==> flow/design.v (excerpt) <==
module my_chip (
    input logic [11:0] io_in,  
    output logic [11:0] io_out,  
    input logic clock,
    input logic reset  
);
clock: 3.98 ns
lec_check: 0
abc_area: 1
cap_margin: 20
core_margin: 2
core_utilization: 71
cts_cluster_size: 14
place_density_lb_addon: 0.12
setup_slack_margin: 0.65
slew_margin: 20
run.sh (not shown) runs the stock make flow with config.mk's settings and CLKGATE_MAP_FILE=.
The first run produced a clean layout.
Next try:
--- a/flow/config.mk
+++ b/flow/config.mk
@@ -7,9 +7,11 @@
 export LEC_CHECK = 0
 export ABC_AREA = 1
-export CAP_MARGIN = 20
+export CAP_MARGIN = 0
+export CORE_ASPECT_RATIO = 0.5
 export CORE_MARGIN = 2
-export CORE_UTILIZATION = 71
+export CORE_UTILIZATION = 72
+export CTS_CLUSTER_DIAMETER = 203
 export CTS_CLUSTER_SIZE = 14
 export PLACE_DENSITY_LB_ADDON = 0.12
-export SETUP_SLACK_MARGIN = 0.65
+export SETUP_SLACK_MARGIN = 1.12
 export SLEW_MARGIN = 20
==> flow/constraint.sdc (replaced) <==
create_clock -name core_clock -period 3.81 [get_ports {clock}]
set_input_delay 0.7620 -clock core_clock [delete_from_list [all_inputs] [get_ports {clock}]]
set_output_delay 0.7620 -clock core_clock [all_outputs]
set_load 0.01 [all_outputs]
Effect: The changed run reached the layout checks and failed them: capacitance limit, slew limit, setup timing; via count increases by about 14%; non-clock buffer count increases by 67; wire length increases by about 27%; utilization increases by 4.4 points; clock power decreases by 22%; total power decreases by about 7%; flip-flop count is unchanged; die area decreases by about 1.1%; maximum frequency decreases by 18%; sequential power increases by about 5%; hold slack is about the same.
Next try:
--- a/flow/config.mk
+++ b/flow/config.mk
@@ -7,6 +7,5 @@
 export LEC_CHECK = 0
 export ABC_AREA = 1
-export CAP_MARGIN = 0
-export CORE_ASPECT_RATIO = 0.5
+export CAP_MARGIN = 20
 export CORE_MARGIN = 2
 export CORE_UTILIZATION = 72
@@ -14,4 +13,4 @@
 export CTS_CLUSTER_SIZE = 14
 export PLACE_DENSITY_LB_ADDON = 0.12
-export SETUP_SLACK_MARGIN = 1.12
+export SETUP_SLACK_MARGIN = 0.65
 export SLEW_MARGIN = 20
What happened: The changed run ran to the end with no violations; die size is about the same; clock power goes down by about 4%; combinational power goes down by 8.8%; synthesized area stays the same; global-route usage goes down by 1.2 points; register-to-register slack improved by 790 ps; via count goes down by 11%; wire length goes down by 21%; power goes down by 2.1%.
Next try:
==> flow/config.mk (replaced) <==
export PLATFORM = sky130hd
export DESIGN_NAME = my_chip
export DESIGN_NICKNAME = my_chip
export VERILOG_FILES = /design/flow/design.v
export SDC_FILE = /design/flow/constraint.sdc
export NUM_CORES = 4
export LEC_CHECK = 0
export ABC_AREA = 1
export CAP_MARGIN = 0
export CORE_ASPECT_RATIO = 0.5
export CORE_MARGIN = 2
export CORE_UTILIZATION = 72
export CTS_CLUSTER_SIZE = 15
export PLACE_DENSITY = 0.37
export SETUP_SLACK_MARGIN = 1.12
export SLEW_MARGIN = 20
Outcome: The new run went through all stages and came out clean. First-iteration DRC count rose by about 33%. Die area stays flat. Final cell count climbs by 2.4%.


my_chip again, from the RTL that the note above started with.
export LEC_CHECK = 0
export ABC_AREA = 1
export CAP_MARGIN = 40
export CORE_ASPECT_RATIO = 1.41
export CORE_MARGIN = 2
export CORE_UTILIZATION = 72
export CTS_CLUSTER_DIAMETER = 45
export CTS_CLUSTER_SIZE = 10
export HOLD_SLACK_MARGIN = 0.3
export PLACE_DENSITY = 0.42
export SETUP_SLACK_MARGIN = 1.36
export SLEW_MARGIN = 20
create_clock -name core_clock -period 4.57 [get_ports {clock}]
==> next run, changes <==
Settings changed: CTS_CLUSTER_DIAMETER 45 to 84, HOLD_SLACK_MARGIN 0.3 to not set.
What happened: Area after synthesis is unchanged. Sequential power stays flat. Combinational power drops by a few percent. Setup slack degrades by 250 ps. Clock power shrinks by a little under a tenth. Critical path depth does not change. Count of clock-buffer cells in the layout fell by 5. Design area barely changes. Worst hold slack is better by 5.0 ps. Fmax shrinks by a few percent.
==> next run, changes <==
Settings changed: ABC_AREA 1 to not set, CAP_MARGIN 40 to 20, CORE_ASPECT_RATIO 1.41 to not set, CTS_CLUSTER_DIAMETER 84 to not set, CTS_CLUSTER_SIZE 10 to not set, SETUP_SLACK_MARGIN 1.36 to not set.
Clock period 4.57 ns to 6.15 ns, I/O delays scaled along.
Global-route usage fell by 4.5 points.
Via count fell by 16%.
Worst hold slack stays flat.
Total power fell by 23%.
Wire length fell by 24%.
Cell area fell by 12%.
Utilization fell by 5.6 points.
Worst setup slack got worse by 120 ps.
Count of clock-buffer cells in the layout rose by 14.
==> next run, changes <==
Settings changed: CTS_CLUSTER_DIAMETER set to 51, CTS_CLUSTER_SIZE set to 58, PLACE_DENSITY 0.42 to 0.67.
Clock period 6.15 ns to 9.03 ns, I/O delays scaled along.
The new run passed the timing, DRC and antenna checks.
Global-route usage goes up by 0.33 points.
Final cell count came out lower by 0.51%.
Clock power shrinks by 46%.
Sequential cell count stays the same.
Critical path depth stays the same.
Clock-buffer cell count decreases by 24.
Worst setup slack gains 2300 ps.
Total power shrinks by 39%.
Area after synthesis stays the same.
Wire length came out higher by 1.5%.
Utilization goes down by 1.4 points.


Starting RTL as in the previous note.
## my_chip
module my_chip (
    input logic [11:0] io_in,  
    output logic [11:0] io_out,  
    input logic clock,
    input logic reset  
);
clock: 9.16 ns
lec_check: 0
cap_margin: 35
cell_pad_in_sites_detail_placement: 2
cell_pad_in_sites_global_placement: 3
core_aspect_ratio: 0.58
core_margin: 5
core_utilization: 49
gpl_routability_driven: 0
hold_slack_margin: -0.0
setup_slack_margin: -0.26
slew_margin: 20
The first run ended with an error in global placement without I/O (GPL-0301).
Change:
Settings changed: CAP_MARGIN 35 to 20, CELL_PAD_IN_SITES_DETAIL_PLACEMENT 2 to unset, CELL_PAD_IN_SITES_GLOBAL_PLACEMENT 3 to unset, CORE_ASPECT_RATIO 0.58 to unset, CORE_MARGIN 5 to 2, CORE_UTILIZATION 49 to 71, CTS_CLUSTER_SIZE set to 58, GPL_ROUTABILITY_DRIVEN 0 to unset, HOLD_SLACK_MARGIN -0.0 to unset, PLACE_DENSITY set to 0.67, SETUP_SLACK_MARGIN -0.26 to unset.
Clock period 9.16 ns to 8.33 ns, I/O delays scaled along.
Result: The new run produced a clean layout. Synthesized cell count does not change. Area after synthesis does not change. Die size decreases by 34%.
Change:
Settings changed: CORE_UTILIZATION 71 to 66, CTS_CLUSTER_SIZE 58 to unset, PLACE_DENSITY 0.67 to unset.
Clock period 8.33 ns to 6.86 ns, I/O delays scaled along.
Power goes up by 21%.
Cell area is about the same.
Worst setup slack loses 1200 ps.
Die size rises by 7.4%.
Count of clock-buffer cells in the layout goes down by 6.
Via count barely changes.
Change:
Settings changed: CAP_MARGIN 20 to 35, CORE_UTILIZATION 66 to 72, CTS_CLUSTER_DIAMETER set to 51, CTS_CLUSTER_SIZE set to 21, PLACE_DENSITY set to 0.67.
Clock period 6.86 ns to 9.03 ns, I/O delays scaled along.
The changed run finished clean; global-route usage is higher by 3.2 points; total power is lower by 28%; cell count is lower by 1.7%; clock-buffer cell count is lower by 20; via count is higher by 1.5%; worst hold slack hardly moves; design area is lower by 0.70%; sequential share of layout area is higher by 0.26 points; combinational power is lower by 19%; routed wire length barely changes.
Change:
Settings changed: CAP_MARGIN 35 to 20, CTS_CLUSTER_DIAMETER 51 to unset, CTS_CLUSTER_SIZE 21 to unset, PLACE_DENSITY 0.67 to unset.
Clock period 9.03 ns to 5.91 ns, I/O delays scaled along.
Outcome: Cell area increases by 0.91%; total power increases by about 65%; core utilization increases by 0.71 points; clock power increases by 80%; sequential power increases by 53%.


Starting RTL as in the previous note.
make LEC_CHECK=0 ABC_AREA=1 CAP_MARGIN=0 CORE_MARGIN=2 CORE_UTILIZATION=72 CTS_CLUSTER_DIAMETER=319 CTS_CLUSTER_SIZE=14 HOLD_SLACK_MARGIN=0.3 PLACE_DENSITY_LB_ADDON=0.15 SETUP_SLACK_MARGIN=1.11 SLEW_MARGIN=20 finish   # period 3.91 ns
==> next run, changes <==
--- a/flow/config.mk
+++ b/flow/config.mk
@@ -11,7 +11,5 @@
 export CORE_UTILIZATION = 72
-export CTS_CLUSTER_DIAMETER = 319
-export CTS_CLUSTER_SIZE = 14
-export HOLD_SLACK_MARGIN = 0.3
-export PLACE_DENSITY_LB_ADDON = 0.15
-export SETUP_SLACK_MARGIN = 1.11
+export CTS_CLUSTER_SIZE = 96
+export PLACE_DENSITY = 0.36
+export SETUP_SLACK_MARGIN = 1.12
 export SLEW_MARGIN = 20
==> flow/constraint.sdc (replaced) <==
create_clock -name core_clock -period 3.81 [get_ports {clock}]
set_input_delay 0.7620 -clock core_clock [delete_from_list [all_inputs] [get_ports {clock}]]
set_output_delay 0.7620 -clock core_clock [all_outputs]
set_load 0.01 [all_outputs]
What happened:
- This time the run ran to the end with violations: negative setup slack
- sequential share of layout area fell by 1.7 points
- synthesized cell count does not change
- maximum frequency fell by 15%
==> next run, changes <==
--- a/flow/config.mk
+++ b/flow/config.mk
@@ -8,8 +8,10 @@
 export ABC_AREA = 1
-export CAP_MARGIN = 0
+export CAP_MARGIN = 20
 export CORE_MARGIN = 2
 export CORE_UTILIZATION = 72
-export CTS_CLUSTER_SIZE = 96
-export PLACE_DENSITY = 0.36
-export SETUP_SLACK_MARGIN = 1.12
+export CTS_CLUSTER_DIAMETER = 374
+export CTS_CLUSTER_SIZE = 10
+export PLACE_DENSITY_LB_ADDON = 0.12
+export SETUP_SLACK_MARGIN = 1.13
 export SLEW_MARGIN = 20
+export TNS_END_PERCENT = 5
With this change the flow went through all stages and came out clean.
Clock-buffer cell count shrinks by 18.
Worst setup slack gains 580 ps.
Die area is unchanged.
Wire length shrinks by about 15%.
Clock power shrinks by 13%.
Hold slack loses 13 ps.
Sequential power hardly moves.
Design area shrinks by 5.7%.
Non-clock buffer count shrinks by 83.
Critical path depth grows by 2.
Maximum frequency grows by 17%.
No activity file was given, so power comes from the tool's default toggle rates.
